## division
module division(input clk, input rst, input start, input [31:0] dividendo, divisor,
                output [31:0] cociente, residuo, output done);
reg [31:0] shift_register;
reg [31:0] pre_divisor;
reg [31:0] cont;
reg idle;                       
reg done_r;                     
reg [15:0] resta, pre_cocido, res, cocido;
always @ (posedge clk) begin
  done_r <= 1'b0;
  if (rst) begin
    idle = 1'b1;
  end else if (idle) begin
    if (start) begin
      cont = 32'b0;
      shift_register = {8'b0, dividendo[15:0]};
      pre_cocido = 16'b0;
      pre_divisor = divisor;
      shift_register = shift_register << 1;
      cont = cont + 1'b1;
      idle = 1'b0;
    end
  end else begin
    if (cont < 5'd17) begin
      if (shift_register[31:16] < pre_divisor[15:0]) begin
        pre_cocido = pre_cocido << 1;
      end else begin
        resta = shift_register[31:16] - pre_divisor[15:0];
        pre_cocido = pre_cocido << 1;
        pre_cocido[0] = 1'b1;
        shift_register[31:16] = resta;
      end
      shift_register = shift_register << 1;
      cont = cont + 1'b1;
    end else begin
      cocido = pre_cocido;
      res = shift_register[31:16]>>1;
      idle = 1'b1;
      done_r <= 1'b1;
    end
  end
end
assign cociente = {16'b0, cocido};
assign residuo = {16'b0, res};
assign done = done_r;
endmodule
Size in the first run: ~130 I/O pins.
clock: 4.9 ns
lec_check: 0
abc_area: 0
cap_margin: 30
core_margin: 2
core_utilization: 72
cts_cluster_diameter: 233
hold_slack_margin: -0.09
place_density_lb_addon: 0.09
setup_slack_margin: 0.14
slew_margin: 20
run.sh (not shown) runs the stock make flow with config.mk's settings and CLKGATE_MAP_FILE=.
==> next run, changes <==
Settings changed: CORE_MARGIN 2 to 4, CORE_UTILIZATION 72 to 26, CTS_CLUSTER_SIZE set to 87, HOLD_SLACK_MARGIN -0.09 to not set, SETUP_SLACK_MARGIN 0.14 to 1.4, TNS_END_PERCENT set to 10.
=> The new run finished clean; area after synthesis is unchanged; flip-flop count stays the same; worst setup slack is better by 140 ps; non-clock buffer count increases by 1; combinational power falls by about 4%; utilization drops by 57 points; power rose by 2.5%; global-route usage goes down by 20 points.
==> next run, changes <==
Settings changed: CORE_MARGIN 4 to 2, CORE_UTILIZATION 26 to 65, CTS_CLUSTER_SIZE 87 to not set, SETUP_SLACK_MARGIN 1.4 to not set, TNS_END_PERCENT 10 to not set.
- The changed run finished clean
- routed wire length came out lower by 9.0%
- setup slack loses 78 ps
- fmax drops by 2.6%
- via count is higher by 4.2%
- global-route usage rises by 13 points
- sequential power barely changes
- total power barely changes
==> next run, changes <==
Settings changed: CORE_UTILIZATION 65 to 63, PLACE_DENSITY_LB_ADDON 0.09 to not set.
Clock period 4.9 ns to 2.47 ns, I/O delays scaled along.
=> Combinational power came out higher by 110%. Clock-buffer cell count came out higher by 3. Setup slack is worse by 1800 ps. Die area came out higher by 3.1%. Cell count came out higher by 2.6%. Non-clock buffer count came out higher by 16. First-iteration DRC count came out higher by 10%. Power came out higher by 84%.


Starting RTL as in the previous note.
Settings: LEC_CHECK=0, CAP_MARGIN=20, CORE_ASPECT_RATIO=1.88, CORE_MARGIN=2, CORE_UTILIZATION=68, CTS_CLUSTER_DIAMETER=399, CTS_CLUSTER_SIZE=98, PLACE_DENSITY=0.6, SETUP_SLACK_MARGIN=-0.91, SLEW_MARGIN=20, TNS_END_PERCENT=65; clock period 10.0 ns.
Next try:
- CORE_ASPECT_RATIO: 1.88 -> not set
- CORE_UTILIZATION: 68 -> 66
- CTS_CLUSTER_DIAMETER: 399 -> not set
- CTS_CLUSTER_SIZE: 98 -> not set
- PLACE_DENSITY: 0.6 -> not set
- SETUP_SLACK_MARGIN: -0.91 -> -0.19
- TNS_END_PERCENT: 65 -> not set
- clock period: 10.0 -> 2.46 ns (I/O delays scaled with it)
What happened: Now the flow ran to the end with violations: negative setup slack. Register-to-register slack got worse by 6900 ps. Routed wire length climbs by 5.8%. Die area rose by 2.5%.
Next try:
- ABC_AREA: not set -> 0
- CAP_MARGIN: 20 -> 30
- CORE_UTILIZATION: 66 -> 70
- CTS_CLUSTER_DIAMETER: not set -> 233
- GPL_ROUTABILITY_DRIVEN: not set -> 0
- SETUP_SLACK_MARGIN: -0.19 -> not set
Outcome: The new run finished but failed the layout checks on negative setup slack; worst setup slack degrades by 15 ps; final cell count drops by 3.7%; final area drops by 0.67%; sequential power barely changes; non-clock buffer count drops by 24; combinational power climbs by about 1%; sequential share of layout area climbs by 0.33 points; clock power climbs by 14%.
Next try:
- ABC_AREA: 0 -> 1
- CAP_MARGIN: 30 -> 20
- CORE_UTILIZATION: 70 -> 68
- CTS_CLUSTER_DIAMETER: 233 -> not set
- GPL_ROUTABILITY_DRIVEN: 0 -> not set
- PLACE_DENSITY: not set -> 0.6
- SETUP_SLACK_MARGIN: not set -> 0.13
What happened:
- The changed run passed the timing, DRC and antenna checks
- count of clock-buffer cells in the layout falls by 1
- fmax rises by roughly a tenth
- total power falls by a few percent
- routed wire length rises slightly
- die size rises by about a fifth
- cell area rises by a little under a tenth
- register-to-register slack improves by 270 ps
Next try:
- CORE_UTILIZATION: 68 -> 72
- CTS_CLUSTER_SIZE: not set -> 72
- PLACE_DENSITY: 0.6 -> 0.95
- SETUP_SLACK_MARGIN: 0.13 -> 0.48
Effect: Now the flow stopped in 5_1_grt, error DPL-0038; synthesized area is unchanged; synthesized cell count stays the same; die size falls by 5.4%.
Next try:
- CAP_MARGIN: 20 -> 30
- CORE_UTILIZATION: 72 -> 70
- CTS_CLUSTER_DIAMETER: not set -> 233
- GPL_ROUTABILITY_DRIVEN: not set -> 0
- PLACE_DENSITY: 0.95 -> 0.78
- SETUP_SLACK_MARGIN: 0.48 -> not set
The new run ran to the end with no violations.
Synthesized area stays the same.
Die size is higher by 2.7%.
Synthesized cell count does not change.


Starting RTL as in the previous note.
clock: 2.74 ns
lec_check: 0
abc_area: 1
cap_margin: 20
core_aspect_ratio: 1.47
core_margin: 2
core_utilization: 72
cts_cluster_diameter: 379
cts_cluster_size: 10
place_density: 0.6
slew_margin: 20
tns_end_percent: 5
The starting point passed the timing, DRC and antenna checks.
==> next run, changes <==
- ABC_AREA: 1 -> default
- CORE_ASPECT_RATIO: 1.47 -> default
- CORE_UTILIZATION: 72 -> 40
- CTS_CLUSTER_DIAMETER: 379 -> default
- CTS_CLUSTER_SIZE: 10 -> default
- TNS_END_PERCENT: 5 -> default
- clock period: 2.74 -> 4.42 ns (I/O delays scaled with it)
Synthesized area fell by roughly a tenth.
First-iteration DRC count is lower by well over a third.
Clock-buffer cell count stays the same.
Global-route usage went down by 21 points.
Clock power falls by well over a third.
Total power went down by well over a third.
Sequential cell count is unchanged.
Die area increases by well over a third.
Hold slack barely changes.
Setup slack gets better by 1200 ps.
Via count decreases by well over a third.
==> next run, changes <==
- ABC_AREA: default -> 1
- GPL_TIMING_DRIVEN: default -> 0
- PLACE_DENSITY: 0.6 -> default
- clock period: 4.42 -> 2.94 ns (I/O delays scaled with it)
Sequential cell count stays the same.
Worst hold slack is better by 5.1 ps.
Non-clock buffer count grows by 43.
Clock power grows by 77%.
Via count grows by about 40%.
First-iteration DRC count grows by about 43%.
Power grows by about 66%.
Worst setup slack is worse by 960 ps.
Die area grows by about 13%.
Wire length grows by about 32%.
Fmax grows by 20%.
==> next run, changes <==
- ABC_AREA: 1 -> default
- GPL_TIMING_DRIVEN: 0 -> default
- PLACE_DENSITY: default -> 0.6
- clock period: 2.94 -> 10.0 ns (I/O delays scaled with it)
After rerunning: Worst hold slack improves by 5.8 ps; wire length fell by a quarter to a third; final area fell by about a fifth; non-clock buffer count fell by 45.


Setup of P:
The RTL this note starts from:
==> flow/design.v <==
module division(input clk, input rst, input start, input [31:0] dividendo, divisor,
                output [31:0] cociente, residuo, output done);
reg [31:0] shift_register;
reg [31:0] pre_divisor;
reg [31:0] cont;
reg idle;                       
reg done_r;                     
reg [15:0] resta, pre_cocido, res, cocido;
always @ (posedge clk) begin
  done_r <= 1'b0;
  if (rst) begin
    idle = 1'b1;
  end else if (idle) begin
    if (start) begin
      cont = 32'b0;
      shift_register = {8'b0, dividendo[15:0]};
      pre_cocido = 16'b0;
      pre_divisor = divisor;
      shift_register = shift_register << 1;
      cont = cont + 1'b1;
      idle = 1'b0;
    end
  end else begin
    if (cont < 5'd17) begin
      if (shift_register[31:16] < pre_divisor[15:0]) begin
        pre_cocido = pre_cocido << 1;
      end else begin
        resta = shift_register[31:16] - pre_divisor[15:0];
        pre_cocido = pre_cocido << 1;
        pre_cocido[0] = 1'b1;
        shift_register[31:16] = resta;
      end
      shift_register = shift_register << 1;
      cont = cont + 1'b1;
    end else begin
      cocido = pre_cocido;
      res = shift_register[31:16]>>1;
      idle = 1'b1;
      done_r <= 1'b1;
    end
  end
end
assign cociente = {16'b0, cocido};
assign residuo = {16'b0, res};
assign done = done_r;
endmodule
export LEC_CHECK = 0
export ABC_AREA = 0
export CAP_MARGIN = 30
export CORE_MARGIN = 2
export CORE_UTILIZATION = 72
export CTS_CLUSTER_DIAMETER = 233
export CTS_CLUSTER_SIZE = 15
export PLACE_DENSITY_LB_ADDON = 0.3
export SLEW_MARGIN = 20
create_clock -name core_clock -period 2.47 [get_ports {clk}]
Ran to the end and failed final checks on negative setup slack: P.
diff inputs: P => Q
- CTS_CLUSTER_SIZE: 15 -> unset
- PLACE_DENSITY_LB_ADDON: 0.3 -> 0.09
- CORE_MARGIN: 2 -> 4
- CORE_UTILIZATION: 72 -> 26
- the clock period (ns, I/O delays scaled along): 2.47 -> 4.9
Number of cells on the worst hold path came out exactly the same in P and Q.
Q | status: complete | timing, DRC, antenna: pass
Against P, number of signal-net buffers in the layout in Q fell by more than 10%.
Changes observed in Q relative to P: number of core rows now larger, full die area now larger, first-pass GRT wire length now smaller, wire length on met1 now smaller, share of the final layout cell area in multi-input gates now smaller.
Q: area added between synthesis and finish lower than P
Global routing met3 resource utilization sits lower in Q than in P.


// division: RTL as listed in full above, without the edits since
Settings: LEC_CHECK=0, ABC_AREA=0, CAP_MARGIN=30, CORE_MARGIN=2, CORE_UTILIZATION=70, CTS_CLUSTER_DIAMETER=233, SETUP_SLACK_MARGIN=0.51, SLEW_MARGIN=20; clock period 2.63 ns.
The starting point completed with no timing, DRC or antenna violations.
Edit:
Settings changed: CORE_UTILIZATION 70 to 72, CTS_CLUSTER_SIZE from default to 74, PLACE_DENSITY from default to 0.38, SETUP_SLACK_MARGIN 0.51 to default.
Clock period 2.63 ns to 2.47 ns, I/O delays scaled along.
Now the flow completed, yet does not pass: setup timing.
Cell area falls by 1.0%.
Setup slack is worse by 400 ps.
Worst hold slack hardly moves.
Power goes up by 13%.
Die area shrinks by 2.7%.
Edit:
Settings changed: CTS_CLUSTER_SIZE 74 to 81, PLACE_DENSITY 0.38 to default, PLACE_DENSITY_LB_ADDON from default to 0.09, SETUP_SLACK_MARGIN from default to -0.15.
Clock period 2.47 ns to 4.9 ns, I/O delays scaled along.
Result:
- This time the run finished with timing, DRC and antenna clean
- power came out lower by 52%
- sequential power came out lower by 50%
- clock power came out lower by 52%
- fmax came out lower by 9.0%
- setup slack gets better by 2200 ps
- count of clock-buffer cells in the layout is unchanged
- die size is unchanged
Edit:
Settings changed: CORE_MARGIN 2 to 4, CORE_UTILIZATION 72 to 70, CTS_CLUSTER_SIZE 81 to 98, PLACE_DENSITY_LB_ADDON 0.09 to default, SETUP_SLACK_MARGIN -0.15 to default.
=>
- clock-buffer cell count increases by 3
- global-route usage came out lower by 5.0 points
- wire length shrinks by roughly a tenth
- worst setup slack loses 7.7 ps
- clock power came out higher by roughly a tenth
- cell area climbs slightly
- clock skew stays flat


RTL: the design.v shown in full above, as it stands there.
==> flow/config.mk <==
export PLATFORM = sky130hd
export DESIGN_NAME = division
export DESIGN_NICKNAME = division
export VERILOG_FILES = /design/flow/design.v
export SDC_FILE = /design/flow/constraint.sdc
export NUM_CORES = 4
export LEC_CHECK = 0
export CAP_MARGIN = 20
export CORE_MARGIN = 2
export CORE_UTILIZATION = 72
export PLACE_DENSITY = 0.6
export SLEW_MARGIN = 20
==> flow/constraint.sdc <==
create_clock -name core_clock -period 4.04 [get_ports {clk}]
set_input_delay 0.8080 -clock core_clock [delete_from_list [all_inputs] [get_ports {clk}]]
set_output_delay 0.8080 -clock core_clock [all_outputs]
set_load 0.01 [all_outputs]
Then changed:
Settings changed: CTS_CLUSTER_SIZE set to 39, PLACE_DENSITY 0.6 to not set, SETUP_SLACK_MARGIN set to -0.05.
Clock period 4.04 ns to 2.46 ns, I/O delays scaled along.
The changed run finished with negative setup slack left. Sequential power goes up by 65%. Synthesized cell count is unchanged. Global-route usage rises by 2.4 points. First-iteration DRC count went up by about 50%. Wire length came out higher by 29%. Sequential cell count is unchanged. Final cell count climbs by about 2.7%. Via count climbs by 13%. Core utilization went up by 3.3 points.
Then changed:
Settings changed: CORE_UTILIZATION 72 to 69, CTS_CLUSTER_SIZE 39 to 40, SETUP_SLACK_MARGIN -0.05 to 0.73.
The new run aborted during clock tree synthesis (4_1_cts). Die size increases by 4.2%. Area after synthesis stays the same. Synthesized cell count does not change.
Then changed:
Settings changed: ABC_AREA set to 1, CORE_UTILIZATION 69 to 72, CTS_CLUSTER_DIAMETER set to 193, CTS_CLUSTER_SIZE 40 to 10, PLACE_DENSITY set to 0.6, SETUP_SLACK_MARGIN 0.73 to -0.22.
Effect: With this change the flow completed without violations; synthesized area rose by 13%; die area rose by 8.4%; synthesized cell count rose by 59%.


// division: RTL as listed in full above, without the edits since
export LEC_CHECK = 0
export ABC_AREA = 1
export CAP_MARGIN = 20
export CORE_MARGIN = 2
export CORE_UTILIZATION = 72
export CTS_CLUSTER_DIAMETER = 237
export CTS_CLUSTER_SIZE = 10
export PLACE_DENSITY = 0.6
export SETUP_SLACK_MARGIN = 0.33
export SLEW_MARGIN = 20
create_clock -name core_clock -period 2.55 [get_ports {clk}]
==> next run, changes <==
CTS_CLUSTER_DIAMETER = 373   (was 237)
CTS_CLUSTER_SIZE = 100   (was 10)
SETUP_SLACK_MARGIN = not set   (was 0.33)
TNS_END_PERCENT = 5   (was not set)
clock period = 4.78 ns   (was 2.55 ns; I/O delays follow)
Effect: The new run finished clean. Die area is unchanged. Fmax fell by 12%. Cell count came out lower by 2.8%. Routed wire length went down by 22%. Cell area decreases by 4.6%. Flip-flop count is unchanged. Worst setup slack improved by 1.9 ns. Sequential power decreases by 47%. Core utilization goes down by 4.1 points. Global-route usage falls by 4.0 points. Total power went down by 50%.
==> next run, changes <==
ABC_AREA = not set   (was 1)
CORE_UTILIZATION = 66   (was 72)
CTS_CLUSTER_DIAMETER = not set   (was 373)
CTS_CLUSTER_SIZE = not set   (was 100)
TNS_END_PERCENT = not set   (was 5)
clock period = 3.73 ns   (was 4.78 ns; I/O delays follow)
Result: Combinational power grows by a few percent. Fmax came out higher by a few percent. Sequential power rose by a quarter to a third. Wire length decreases by a quarter to a third. Final cell count came out lower by a quarter to a third.
==> next run, changes <==
CTS_CLUSTER_SIZE = 41   (was not set)
PLACE_DENSITY = not set   (was 0.6)
SETUP_SLACK_MARGIN = 0.73   (was not set)
clock period = 2.46 ns   (was 3.73 ns; I/O delays follow)
What happened: Now the flow did not get past global routing (5_1_grt) on DPL-0038; die size does not change; area after synthesis is unchanged; synthesized cell count stays the same.
==> next run, changes <==
ABC_AREA = 1   (was not set)
CORE_UTILIZATION = 72   (was 66)
CTS_CLUSTER_DIAMETER = 193   (was not set)
CTS_CLUSTER_SIZE = 10   (was 41)
PLACE_DENSITY = 0.6   (was not set)
SETUP_SLACK_MARGIN = -0.24   (was 0.73)
Result:
- The new run completed with no timing, DRC or antenna violations
- synthesized cell count rose by 59%
- synthesized area came out higher by 13%
- die size goes up by 3.8%


Setup of north:
RTL: the design.v shown in full above, as it stands there.
Settings: LEC_CHECK=0, ABC_AREA=0, CAP_MARGIN=0, CELL_PAD_IN_SITES_DETAIL_PLACEMENT=2, CELL_PAD_IN_SITES_GLOBAL_PLACEMENT=3, CORE_MARGIN=4, CORE_UTILIZATION=56, CTS_CLUSTER_DIAMETER=233, CTS_CLUSTER_SIZE=98, GPL_TIMING_DRIVEN=1, HOLD_SLACK_MARGIN=0.18, MAX_ROUTING_LAYER=met4, PLACE_DENSITY_LB_ADDON=0.05, SETUP_SLACK_MARGIN=0.86, SLEW_MARGIN=20; clock period 3.96 ns.
What ended north was a tool error in global placement without I/O (3_1_place_gp_skip_io); the run never finished.
Setup changes, north to south
- a change of CORE_UTILIZATION from 56 to 26
- a deleted SETUP_SLACK_MARGIN that had been 0.86
- a change of SLEW_MARGIN from 20 to 0
- a deleted CELL_PAD_IN_SITES_DETAIL_PLACEMENT that had been 2
- a change of GPL_TIMING_DRIVEN from 1 to 0
==> comparison <==
- Xor/xnor share of the synthesized area: north vs south identical
- On starting density of the core: south sits below north.
- south vs north — area of the placeable core climbed by more than 100%
- south | stages: all done | timing, DRC, antenna: all pass
- south ended up with a higher y dimension of the die than north did.
- In the tables for north and south, die area reads higher with south.
- NOTE number of rows created at floorplan north->south increased by more than a quarter
- south -> north: synthesized chip area reported by yosys delta 0, exact match
#### Input delta (east over south)
- clearing ABC_AREA, which used to be 0
- clearing HOLD_SLACK_MARGIN, which used to be 0.18
- swapping 0 for 15 in CAP_MARGIN
- swapping 26 for 40 in CORE_UTILIZATION
- putting PLACE_DENSITY at 0.61 where nothing was set
- swapping 0 for 25 in SLEW_MARGIN
- swapping 4 for 2 in CORE_MARGIN
- clearing CTS_CLUSTER_DIAMETER, which used to be 233
- clearing CTS_CLUSTER_SIZE, which used to be 98
- clearing PLACE_DENSITY_LB_ADDON, which used to be 0.05
- clearing MAX_ROUTING_LAYER, which used to be met4
- swapping 3.96 for 6.57 in the clock period (ns, I/O delays scaled along)
### Flow results
- Number of antenna violations at the first check in global routing came out exactly the same in south and east.
- Summary — die area, east relative to south: lower, by 9900 um^2.
- Between south and east, the post-layout instance area is higher for south.
- [compare] base=south new=east: non-clock buffer count climbed about 0.9%, worst setup slack climbed 2.13 ns, number of clock-tree buffers in the layout climbed 3, fraction of the cycle the final worst path needs dropped 23 points, clock network power share dropped 2.2 points.
--- input diff east..west ---
- ABC_AREA: unset -> 1
- SETUP_SLACK_MARGIN: unset -> 0.35
- CORE_UTILIZATION: 40 -> 70
- SLEW_MARGIN: 25 -> 20
- CELL_PAD_IN_SITES_GLOBAL_PLACEMENT: 3 -> unset
- CAP_MARGIN: 15 -> 20
- CTS_CLUSTER_SIZE: unset -> 74
- GPL_TIMING_DRIVEN: 0 -> unset
- the clock period (ns, I/O delays scaled along): 6.57 -> 2.61
Notes after the runs:
west packs its core more tightly than east.
Diff east -> west | number of rows created at floorplan | down by more than 10%
Changes observed in west relative to east: clock network area share +0.32 points; detailed-routing wirelength on met1 +about 6%; worst setup slack -2.58 ns.
Changes observed in west relative to east: maximum number of pins on one net before global-route repair up about 17%; post-placement setup slack has decreased.
Compared with east, west shows cell count that has gone up by more than 10%.
Between east and west, clock share of power is lower for east, west comes in above that.
[inputs] middle vs west
- PLACE_DENSITY changed from 0.61 to 0.6
- CTS_CLUSTER_SIZE removed (was 74)
- CORE_UTILIZATION changed from 70 to 72
- SETUP_SLACK_MARGIN removed (was 0.35)
- the clock period (ns, I/O delays scaled along) changed from 2.61 to 2.55
[summary]
middle -> west: sequential cell area fraction in the yosys report delta 0, exact match. Looking at the reports, middle completed the entire flow and the layout it produced met the timing, DRC and antenna checks. For the design area, middle came in about 0.8% lower than west did. middle vs west: proportion of power drawn by flip-flops and latches up. Relative to west, final critical-path share of the clock period increased by 8.5 points in middle. middle vs. west: count of clock-buffer cells in the layout went down by 1. Cell area after placement (higher): middle. middle ended with more aggregate global-route resource usage than west.
Power and IR drop assume default switching activity.
